==> flow/design.v (excerpt) <==
module topmodule (
    input clk,
    input en,reset,
    output [31:0] imem_addr,
    input  [31:0] imem_rdata,
    output [31:0] dmem_addr,
    output [31:0] dmem_wdata,
    output dmem_we,
    input  [31:0] dmem_rdata,
    output halted
);
make LEC_CHECK=0 CAP_MARGIN=20 CORE_MARGIN=2 CORE_UTILIZATION=57 SETUP_SLACK_MARGIN=1.04 SLEW_MARGIN=20 finish   # period 3.83 ns
run.sh (not shown) runs the stock make flow with config.mk's settings and CLKGATE_MAP_FILE=.
The first run finished but failed the layout checks on setup timing.
Edit:
CORE_UTILIZATION = 61   (was 57)
MAX_ROUTING_LAYER = met4   (was default)
PLACE_DENSITY = 0.6   (was default)
SETUP_SLACK_MARGIN = 0.58   (was 1.04)
clock period = 3.02 ns   (was 3.83 ns; I/O delays follow)
What happened: The new run did not get past global routing with ODB-0269; synthesized cell count is unchanged; synthesized area stays the same; die area goes down by a few percent.
Edit:
CAP_MARGIN = 5   (was 20)
CORE_UTILIZATION = 68   (was 61)
CTS_CLUSTER_SIZE = 43   (was default)
SETUP_SLACK_MARGIN = default   (was 0.58)
clock period = 4.5 ns   (was 3.02 ns; I/O delays follow)
Now the flow completed and failed the layout checks on setup timing.
Die size fell by 10%.
Synthesized cell count is unchanged.
Area after synthesis is unchanged.
Edit:
CAP_MARGIN = 20   (was 5)
CORE_UTILIZATION = 70   (was 68)
MAX_ROUTING_LAYER = default   (was met4)
PLACE_DENSITY = default   (was 0.6)
PLACE_DENSITY_LB_ADDON = 0.0   (was default)
clock period = 1.67 ns   (was 4.5 ns; I/O delays follow)
Outcome: This time the run never finished: it broke off in clock tree synthesis (DPL-0033); synthesized area is unchanged; synthesized cell count is unchanged; die area shrinks by 2.8%.

---

topmodule again, from the RTL that the note above started with.
make LEC_CHECK=0 ABC_AREA=0 CAP_MARGIN=20 CELL_PAD_IN_SITES_DETAIL_PLACEMENT=0 CELL_PAD_IN_SITES_GLOBAL_PLACEMENT=0 CORE_MARGIN=9 CORE_UTILIZATION=48 CTS_CLUSTER_SIZE=80 MAX_ROUTING_LAYER=met4 MIN_ROUTING_LAYER=met2 PLACE_DENSITY_LB_ADDON=0.23 SLEW_MARGIN=20 TNS_END_PERCENT=5 finish   # period 7.9 ns
The baseline never finished: it broke off in global routing, error GRT-0116.
Edit:
ABC_AREA = not set   (was 0)
CELL_PAD_IN_SITES_DETAIL_PLACEMENT = not set   (was 0)
CELL_PAD_IN_SITES_GLOBAL_PLACEMENT = not set   (was 0)
CORE_MARGIN = 2   (was 9)
CORE_UTILIZATION = 72   (was 48)
CTS_CLUSTER_SIZE = not set   (was 80)
MAX_ROUTING_LAYER = not set   (was met4)
MIN_ROUTING_LAYER = not set   (was met2)
PLACE_DENSITY = 0.66   (was not set)
PLACE_DENSITY_LB_ADDON = not set   (was 0.23)
TNS_END_PERCENT = not set   (was 5)
clock period = 4.54 ns   (was 7.9 ns; I/O delays follow)
After rerunning: The changed run ended with an error in global routing. Die area falls by 38%. Synthesized cell count is unchanged. Area after synthesis stays the same.
Edit:
CORE_UTILIZATION = 68   (was 72)
CTS_CLUSTER_SIZE = 50   (was not set)
HOLD_SLACK_MARGIN = -0.09   (was not set)
PLACE_DENSITY = not set   (was 0.66)
TNS_END_PERCENT = 5   (was not set)
clock period = 4.72 ns   (was 4.54 ns; I/O delays follow)
What happened: With this change the flow finished but failed the layout checks on setup timing; area after synthesis stays the same; synthesized cell count stays the same; die area rose by a few percent.
Edit:
CORE_UTILIZATION = 61   (was 68)
CTS_CLUSTER_SIZE = 43   (was 50)
HOLD_SLACK_MARGIN = not set   (was -0.09)
MAX_ROUTING_LAYER = met4   (was not set)
PLACE_DENSITY = 0.6   (was not set)
TNS_END_PERCENT = not set   (was 5)
clock period = 3.09 ns   (was 4.72 ns; I/O delays follow)
- The new run finished with setup timing left
- first-iteration DRC count goes up by 1.6%
- routed wire length rises by 23%
- hold slack degrades by 0.15 ns
- cell area climbs by 15%
- clock power increases by 58%
- sequential share of layout area goes down by 5.4 points
- setup slack degrades by 1.5 ns
- non-clock buffer count went up by 619
- power went up by 78%
Edit:
CORE_UTILIZATION = 68   (was 61)
CTS_CLUSTER_SIZE = 36   (was 43)
MAX_ROUTING_LAYER = not set   (was met4)
PLACE_DENSITY = not set   (was 0.6)
SETUP_SLACK_MARGIN = -0.26   (was not set)
clock period = 3.99 ns   (was 3.09 ns; I/O delays follow)
=> The changed run completed, yet does not pass: setup timing. Final cell count went down by 8.0%. Wire length went down by 13%. Non-clock buffer count went down by 423. Total power went down by about 30%. Setup slack improves by 0.82 ns. Design area went down by 9.7%. Clock power went down by about 27%. Via count went down by 5.9%. Area after synthesis is unchanged.
Edit:
CORE_UTILIZATION = 70   (was 68)
CTS_CLUSTER_SIZE = 43   (was 36)
PLACE_DENSITY_LB_ADDON = 0.0   (was not set)
SETUP_SLACK_MARGIN = 0.31   (was -0.26)
clock period = 1.06 ns   (was 3.99 ns; I/O delays follow)
After rerunning: Now the flow ended with an error in clock tree synthesis with DPL-0038. Synthesized cell count does not change. Synthesized area is unchanged. Die area went down by 2.8%.

---

== run A ==
Starting RTL as in the previous note.
make LEC_CHECK=0 ABC_AREA=1 CAP_MARGIN=20 CORE_ASPECT_RATIO=0.5 CORE_MARGIN=2 CORE_UTILIZATION=72 CTS_CLUSTER_DIAMETER=376 CTS_CLUSTER_SIZE=94 PLACE_DENSITY=0.4 SLEW_MARGIN=20 finish   # period 2.59 ns
global routing: run A exited with error
The inputs of run B differ from those of run A as listed below.
Settings: clearing CORE_ASPECT_RATIO, which used to be 0.5; swapping 72 for 40 in CORE_UTILIZATION; swapping 0.4 for 0.6 in PLACE_DENSITY; clearing ABC_AREA, which used to be 1; clearing CTS_CLUSTER_SIZE, which used to be 94; clearing CTS_CLUSTER_DIAMETER, which used to be 376; swapping 2.59 for 4.45 in the clock period (ns, I/O delays scaled along).
==> results <==
- Nothing crashed in run B and all stages finished; the problem is that the final layout failed, the offending checks being negative setup slack.
- Between run B and run A, the weighted congestion at the end of routability-driven global placement is lower for run B.
- Re number of hold buffers added after cts: no difference whatsoever between run B and run A.
- On placed wire-length estimate: run B sits below run A.
- Count of standard-cell rows went up by more than half going from run A to run B.
- Run B: depth of the CTS H-tree is 2 higher than what run A reported.
Changes in run C relative to run B:
Settings: changing CORE_UTILIZATION from 40 to 57; setting CTS_CLUSTER_SIZE to 57 for the first time; changing the clock period (ns, I/O delays scaled along) from 4.45 to 3.07.
==> comparison <==
- Of the runs run B and run C, none of them finished clean.
- [flow] run B | stages: complete | final checks: fail | reason: negative setup slack
- | run C | all stages done | FAIL | negative setup slack |
- dp.aluout.data[25] as the worst setup path endpoint was reported by run C, and dp.aluout.data[27] by run B.
- Summary — switching share of power, run C relative to run B: lower, by 1.0 points.
- Run C vs. run B: height of the die decreased 56 um; routed wire length held steady.
diff inputs: run C => run D
Settings: CTS_CLUSTER_DIAMETER newly set to 376; ABC_AREA newly set to 1; CTS_CLUSTER_SIZE changed from 57 to 69; CORE_ASPECT_RATIO newly set to 0.5; CORE_UTILIZATION changed from 57 to 72; the clock period (ns, I/O delays scaled along) changed from 3.07 to 2.59.
--- outcome ---
- Run D: GRT-0232 in global routing -> run aborted
- Between run D and run C, it is run D whose post-detailed-placement cell area is higher, by 0.74%.
- Against run C, run D comes in about 240% higher on post-cts resize count.
- Of run D and run C, it is run D that has the lower sequential element share of the synthesized area.
- In run D, summed standard-cell area reported by yosys is higher than in run C.
- Compared with run C, run D shows number of nets produced by synthesis that has gone up by more than 10%.
Input changes introduced in run E (baseline for comparison: run D):
Settings: a deleted PLACE_DENSITY that had been 0.6; a deleted CORE_ASPECT_RATIO that had been 0.5; a deleted CTS_CLUSTER_SIZE that had been 69; a deleted ABC_AREA that had been 1; a deleted CTS_CLUSTER_DIAMETER that had been 376; a change of CORE_UTILIZATION from 72 to 58; a change of the clock period (ns, I/O delays scaled along) from 2.59 to 2.94.
==> results <==
Every stage of run E finished as expected; the final checks, on the other hand, flagged negative setup slack, which means the layout fails.
Summary of run E over run D: cell count after synthesis has decreased, aoi/oai-family share of the synthesized area grew by 1.6 points.
Looking at area of the die across run D and run E, the one that comes out lower is run D.
Across both runs, row count was higher for run E than for run D.
Of run D and run E, the higher area of the core belongs to run E.
Number of buffers between clock root and the deepest sink: run E vs run D, no meaningful difference
Going from run D to run E, final weighted congestion in routability-driven placement shrank by more than 10%.
Run E vs run D, number of buffers created by CTS went up by 69.
Of run E and run D, it is run E that has the higher vertical die dimension.

---

Starting RTL as in the previous note.
clock: 5.5 ns
lec_check: 0
cap_margin: 35
core_aspect_ratio: 0.77
core_margin: 2
core_utilization: 64
cts_cluster_size: 59
setup_slack_margin: 1.33
slew_margin: 20
Rerun with:
CAP_MARGIN = 20   (was 35)
CORE_ASPECT_RATIO = unset   (was 0.77)
CORE_UTILIZATION = 57   (was 64)
CTS_CLUSTER_SIZE = unset   (was 59)
PLACE_DENSITY = 0.6   (was unset)
SETUP_SLACK_MARGIN = unset   (was 1.33)
clock period = 5.43 ns   (was 5.5 ns; I/O delays follow)
The changed run completed with no timing, DRC or antenna violations.
Via count came out lower by a few percent.
Final area came out lower by a few percent.
Clock power is about the same.
Global-route usage came out lower by 6.7 points.
Clock-buffer cell count came out higher by 21.
Critical path depth does not change.
Die size came out higher by roughly a tenth.
Setup slack degrades by 0.54 ns.
Routed wire length came out lower by a few percent.
Register-to-register slack degrades by 0.54 ns.
Rerun with:
CORE_UTILIZATION = 68   (was 57)
CTS_CLUSTER_SIZE = 32   (was unset)
HOLD_SLACK_MARGIN = -0.09   (was unset)
PLACE_DENSITY = unset   (was 0.6)
TNS_END_PERCENT = 5   (was unset)
clock period = 4.72 ns   (was 5.43 ns; I/O delays follow)
Effect: With this change the flow finished but failed the layout checks on negative setup slack; power increases by about 22%; routed wire length increases by 6.0%; setup slack gets worse by 0.31 ns; count of clock-buffer cells in the layout decreases by 3; core utilization increases by 15 points; non-clock buffer count increases by 191; first-iteration DRC count increases by 56%; synthesized area stays the same.
Power figures rest on the tool's default switching activity, not on a simulated workload.
